## P
## router_top
module router_top (
    input clock,
    input resetn,
    input packet_valid,
    input [7:0] data_in,
    input read_enb_0, read_enb_1, read_enb_2,
    output [7:0] data_out_0, data_out_1, data_out_2,
    output vld_out_0, vld_out_1, vld_out_2,
    output err,
    output busy
);
Settings: LEC_CHECK=0, CAP_MARGIN=20, CORE_MARGIN=2, CORE_UTILIZATION=13, SLEW_MARGIN=20; clock period 6.24 ns.
run.sh (not shown) runs the stock make flow with config.mk's settings and CLKGATE_MAP_FILE=.
P: PASS, flow complete, no timing, DRC or antenna violations
Input changes introduced in Q (baseline for comparison: P):
--- a/flow/config.mk
+++ b/flow/config.mk
@@ -8,4 +8,5 @@
 export CAP_MARGIN = 20
 export CORE_MARGIN = 2
-export CORE_UTILIZATION = 13
+export CORE_UTILIZATION = 57
+export SETUP_SLACK_MARGIN = 0.81
 export SLEW_MARGIN = 20
==> flow/constraint.sdc <==
create_clock -name core_clock -period 2.84 [get_ports {clock}]
set_input_delay 0.5680 -clock core_clock [delete_from_list [all_inputs] [get_ports {clock}]]
set_output_delay 0.5680 -clock core_clock [all_outputs]
set_load 0.01 [all_outputs]
[summary]
In terms of H-tree depth, P and Q differ only marginally. From P to Q the numbers moved as follows: global-route usage +20 points, share of total power consumed by net switching +1.1 points, clock-buffer cell count +11. The run showing the smaller power after layout is P. Compared with P, Q shows a higher total wirelength of the detailed-routed design.
### Q -> R
--- a/flow/config.mk
+++ b/flow/config.mk
@@ -8,5 +8,4 @@
 export CAP_MARGIN = 20
 export CORE_MARGIN = 2
-export CORE_UTILIZATION = 57
-export SETUP_SLACK_MARGIN = 0.81
+export CORE_UTILIZATION = 40
 export SLEW_MARGIN = 20
==> flow/constraint.sdc <==
create_clock -name core_clock -period 2.15 [get_ports {clock}]
set_input_delay 0.4300 -clock core_clock [delete_from_list [all_inputs] [get_ports {clock}]]
set_output_delay 0.4300 -clock core_clock [all_outputs]
set_load 0.01 [all_outputs]
### Flow results
- R -> stages 100% | layout checks FAIL | negative setup slack
- Measured against each other, R and Q differ in fmax, the lower figure coming from Q.
- R ends up with a worst hold slack that is 0.043 ns higher than in Q.
- R gives more die boundary width than Q did.
- [R vs Q] via count normalized by instance count: lower in R
- Cmp R vs Q: global-route met1 utilization lower in R
- Via count (R over Q): decrease, 783
- Remaining max-slew budget at the tightest pin, R and Q: higher on Q
diff inputs: R => S
--- a/flow/config.mk
+++ b/flow/config.mk
@@ -8,4 +8,6 @@
 export CAP_MARGIN = 20
 export CORE_MARGIN = 2
-export CORE_UTILIZATION = 40
+export CORE_UTILIZATION = 57
+export SETUP_SLACK_MARGIN = -0.32
 export SLEW_MARGIN = 20
+export TNS_END_PERCENT = 5
==> flow/constraint.sdc <==
create_clock -name core_clock -period 4.58 [get_ports {clock}]
set_input_delay 0.9160 -clock core_clock [delete_from_list [all_inputs] [get_ports {clock}]]
set_output_delay 0.9160 -clock core_clock [all_outputs]
set_load 0.01 [all_outputs]
Results
- The flow did not stop early for S: all stages ran, and the layout cleared the timing, design-rule and antenna checks.
- Looking at post-cts gate resize count, S sits 36 lower than R does.
- S against R: final core utilization moved up, power density over the cells moved down, layout overhead on the synthesized area moved down.
### S -> T
--- a/flow/config.mk
+++ b/flow/config.mk
@@ -6,8 +6,10 @@
 export NUM_CORES = 4
 export LEC_CHECK = 0
+export ABC_AREA = 1
 export CAP_MARGIN = 20
 export CORE_MARGIN = 2
-export CORE_UTILIZATION = 57
-export SETUP_SLACK_MARGIN = -0.32
+export CORE_UTILIZATION = 72
+export CTS_CLUSTER_SIZE = 10
+export PLACE_DENSITY = 0.74
 export SLEW_MARGIN = 20
 export TNS_END_PERCENT = 5
==> flow/constraint.sdc <==
create_clock -name core_clock -period 1.98 [get_ports {clock}]
set_input_delay 0.3960 -clock core_clock [delete_from_list [all_inputs] [get_ports {clock}]]
set_output_delay 0.3960 -clock core_clock [all_outputs]
set_load 0.01 [all_outputs]
## What came out
- Per the comparison of T with S, clock network fraction of total power decreased by 8.9 points relative to the old numbers; first-pass GRT wire length +33%.
- Global routing met2 resource utilization (lower): S
- On post-synthesis share of cell area spent on full adders, half adders and majority gates, S and T are basically level.
- Core area, S and T: larger value in S
- T ends up with a sequential share of layout area that is 6.4 points lower than in S.
- Going from S to T, met1 usage picked up an extra 11 points, leakage power moved up.
- Of S and T, the higher routed wire length belongs to T.
- Although T finished all stages, its layout failed final checks on negative setup slack.

---

== v6 ==
router_top again, from the RTL that the note above started with.
Settings: LEC_CHECK=0, ABC_AREA=1, CAP_MARGIN=20, CORE_MARGIN=2, CORE_UTILIZATION=70, CTS_CLUSTER_SIZE=72, HOLD_SLACK_MARGIN=0.29, PLACE_DENSITY_LB_ADDON=0.01, SETUP_SLACK_MARGIN=0.57, SLEW_MARGIN=20; clock period 1.98 ns.
v6 -> stages 100% | layout checks FAIL | setup timing
Edits applied to the flow inputs when going from v6 to v7:
- removing ABC_AREA (formerly 1)
- changing CORE_UTILIZATION from 70 to 72
- removing HOLD_SLACK_MARGIN (formerly 0.29)
- removing PLACE_DENSITY_LB_ADDON (formerly 0.01)
- changing SETUP_SLACK_MARGIN from 0.57 to -0.2
- removing CTS_CLUSTER_SIZE (formerly 72)
--- outcome ---
v7 finished all stages; layout check result: FAIL, due to setup timing. v7 vs. v6: proportion of cell area occupied by registers went up; clock network latency to the later pin of the worst-skew pair went up; power consumed by sequential cells went down.

---

## build 38
Starting RTL as in the previous note.
make LEC_CHECK=0 ABC_AREA=1 CAP_MARGIN=20 CELL_PAD_IN_SITES_DETAIL_PLACEMENT=2 CELL_PAD_IN_SITES_GLOBAL_PLACEMENT=3 CORE_MARGIN=2 CORE_UTILIZATION=56 CTS_CLUSTER_DIAMETER=266 CTS_CLUSTER_SIZE=44 GPL_TIMING_DRIVEN=1 MAX_ROUTING_LAYER=met4 MIN_ROUTING_LAYER=met1 SLEW_MARGIN=20 TNS_END_PERCENT=95 finish   # period 3.25 ns
Build 38 failed in global placement without I/O (3_1_place_gp_skip_io) with GPL-0301.
diff inputs: build 38 => build 55
Settings: a deleted CTS_CLUSTER_DIAMETER that had been 266; a deleted MIN_ROUTING_LAYER that had been met1; a deleted CELL_PAD_IN_SITES_GLOBAL_PLACEMENT that had been 3; a change of CORE_UTILIZATION from 56 to 72; a deleted TNS_END_PERCENT that had been 95; a change of CTS_CLUSTER_SIZE from 44 to 96; a deleted GPL_TIMING_DRIVEN that had been 1; a deleted CELL_PAD_IN_SITES_DETAIL_PLACEMENT that had been 2; a deleted MAX_ROUTING_LAYER that had been met4; a change of the clock period (ns, I/O delays scaled along) from 3.25 to 1.98.
==> comparison <==
- [flow] build 55 | stages: complete | final checks: fail | reason: setup timing
- Delta (build 55 minus build 38): count of unique library cells instantiated by Yosys level, horizontal die dimension moved down, share of synthesized registers carrying an async set or reset level, multiplexer fraction of the synthesized cell area level.
- The final reports for build 55 and build 38 show initial core utilization higher in the former.
- | core region area | build 55 vs build 38 | better |
- Summary of build 55 over build 38: chip height decreased 24 µm, fraction of the yosys area taken by sequential cells essentially unchanged, total die area decreased 9000 µm².

---

09-13:
router_top again, from the RTL that the note above started with.
Settings: LEC_CHECK=0, CAP_MARGIN=0, CELL_PAD_IN_SITES_GLOBAL_PLACEMENT=0, CORE_MARGIN=8, CORE_UTILIZATION=40, CTS_CLUSTER_DIAMETER=312, GPL_ROUTABILITY_DRIVEN=0, GPL_TIMING_DRIVEN=0, MAX_ROUTING_LAYER=met4, SLEW_MARGIN=20; clock period 5.49 ns.
[inputs] 03-17 vs 09-13
# 09-13
export LEC_CHECK = 0
export CAP_MARGIN = 0
export CELL_PAD_IN_SITES_GLOBAL_PLACEMENT = 0
export CORE_MARGIN = 8
export CORE_UTILIZATION = 40
export CTS_CLUSTER_DIAMETER = 312
export GPL_ROUTABILITY_DRIVEN = 0
export GPL_TIMING_DRIVEN = 0
export MAX_ROUTING_LAYER = met4
export SLEW_MARGIN = 20
create_clock -name core_clock -period 5.49 [get_ports {clock}]
# 03-17
export LEC_CHECK = 0
export CAP_MARGIN = 20
export CELL_PAD_IN_SITES_GLOBAL_PLACEMENT = 3
export CORE_MARGIN = 8
export CORE_UTILIZATION = 40
export CTS_CLUSTER_DIAMETER = 312
export GPL_ROUTABILITY_DRIVEN = 0
export GPL_TIMING_DRIVEN = 0
export MAX_ROUTING_LAYER = met4
export SLEW_MARGIN = 20
create_clock -name core_clock -period 5.0 [get_ports {clock}]
--- outcome ---
- Delta (03-17 minus 09-13): count of nets after finishing stayed essentially flat; clock latency on the worst-skew pair stayed essentially flat.
- Compared with 09-13, 03-17 shows average detailed-routed wire length per instance that has gone up by a few percent.
- Total track usage: 03-17 and 09-13 compared, higher one is 03-17
- Clock power share, 03-17 and 09-13, higher one = 03-17.
- The aggregate routed wire length in 03-17 was higher than what 09-13 gave.
- Number of buffer and inverter stages on the critical path came out exactly the same in 03-17 and 09-13.
- Power density over cell area, 03-17 and 09-13: lower on 09-13

---

router_top again, from the RTL that the note above started with.
==> flow/design.v (excerpt) <==
module router_top (
    input clock,
    input resetn,
    input packet_valid,
    input [7:0] data_in,
    input read_enb_0, read_enb_1, read_enb_2,
    output [7:0] data_out_0, data_out_1, data_out_2,
    output vld_out_0, vld_out_1, vld_out_2,
    output err,
    output busy
);
export LEC_CHECK = 0
export ABC_AREA = 1
export CAP_MARGIN = 25
export CELL_PAD_IN_SITES_DETAIL_PLACEMENT = 2
export CELL_PAD_IN_SITES_GLOBAL_PLACEMENT = 2
export CORE_MARGIN = 10
export CORE_UTILIZATION = 32
export CTS_CLUSTER_SIZE = 96
export GPL_ROUTABILITY_DRIVEN = 0
export HOLD_SLACK_MARGIN = 0.26
export PLACE_DENSITY = 0.86
export SLEW_MARGIN = 5
export TNS_END_PERCENT = 5
create_clock -name core_clock -period 2.95 [get_ports {clock}]
Edit:
Settings changed: ABC_AREA 1 to unset, CAP_MARGIN 25 to 20, CELL_PAD_IN_SITES_DETAIL_PLACEMENT 2 to unset, CORE_MARGIN 10 to 2, CORE_UTILIZATION 32 to 40, GPL_ROUTABILITY_DRIVEN 0 to unset, HOLD_SLACK_MARGIN 0.26 to unset, PLACE_DENSITY 0.86 to unset, SLEW_MARGIN 5 to 20, TNS_END_PERCENT 5 to unset.
Clock period 2.95 ns to 5.0 ns, I/O delays scaled along.
Effect:
- The changed run completed without violations
- setup slack improved by 1.4 ns
- sequential share of layout area grows by 4.8 points
- core utilization climbs by 7.9 points
- sequential power came out lower by 46%
- clock skew shrinks by 0.0071 ns
- global-route usage decreases by 0.48 points
- flip-flop count is unchanged
- die area fell by 32%
Edit:
Settings changed: ABC_AREA set to 0, CELL_PAD_IN_SITES_GLOBAL_PLACEMENT 2 to unset, CORE_UTILIZATION 40 to 70, CTS_CLUSTER_SIZE 96 to unset, SETUP_SLACK_MARGIN set to 0.58.
Clock period 5.0 ns to 1.98 ns, I/O delays scaled along.
What happened:
- The new run ended with an error in global routing
- synthesized area is unchanged
- synthesized cell count is unchanged
- die area shrinks by well over a third
Edit:
Settings changed: ABC_AREA 0 to unset, CORE_UTILIZATION 70 to 57, SETUP_SLACK_MARGIN 0.58 to unset.
Clock period 1.98 ns to 4.1 ns, I/O delays scaled along.
Outcome: The new run finished clean; synthesized cell count stays the same; die size is higher by 22%; synthesized area stays the same.
Edit:
Settings changed: CORE_UTILIZATION 57 to 72, SETUP_SLACK_MARGIN set to -0.2.
Clock period 4.1 ns to 2.07 ns, I/O delays scaled along.
=>
- The changed run died in global routing on DPL-0033
- die size went down by 20%
- area after synthesis stays the same
- synthesized cell count does not change
Edit:
Settings changed: ABC_AREA set to 1, CORE_UTILIZATION 72 to 68, SETUP_SLACK_MARGIN -0.2 to unset.
Clock period 2.07 ns to 2.33 ns, I/O delays scaled along.
After rerunning: This time the run passed the timing, design-rule and antenna checks. Synthesized area increases by 4.6%. Die size increases by 11%. Synthesized cell count increases by 52%.
No activity file was given, so power comes from the tool's default toggle rates.
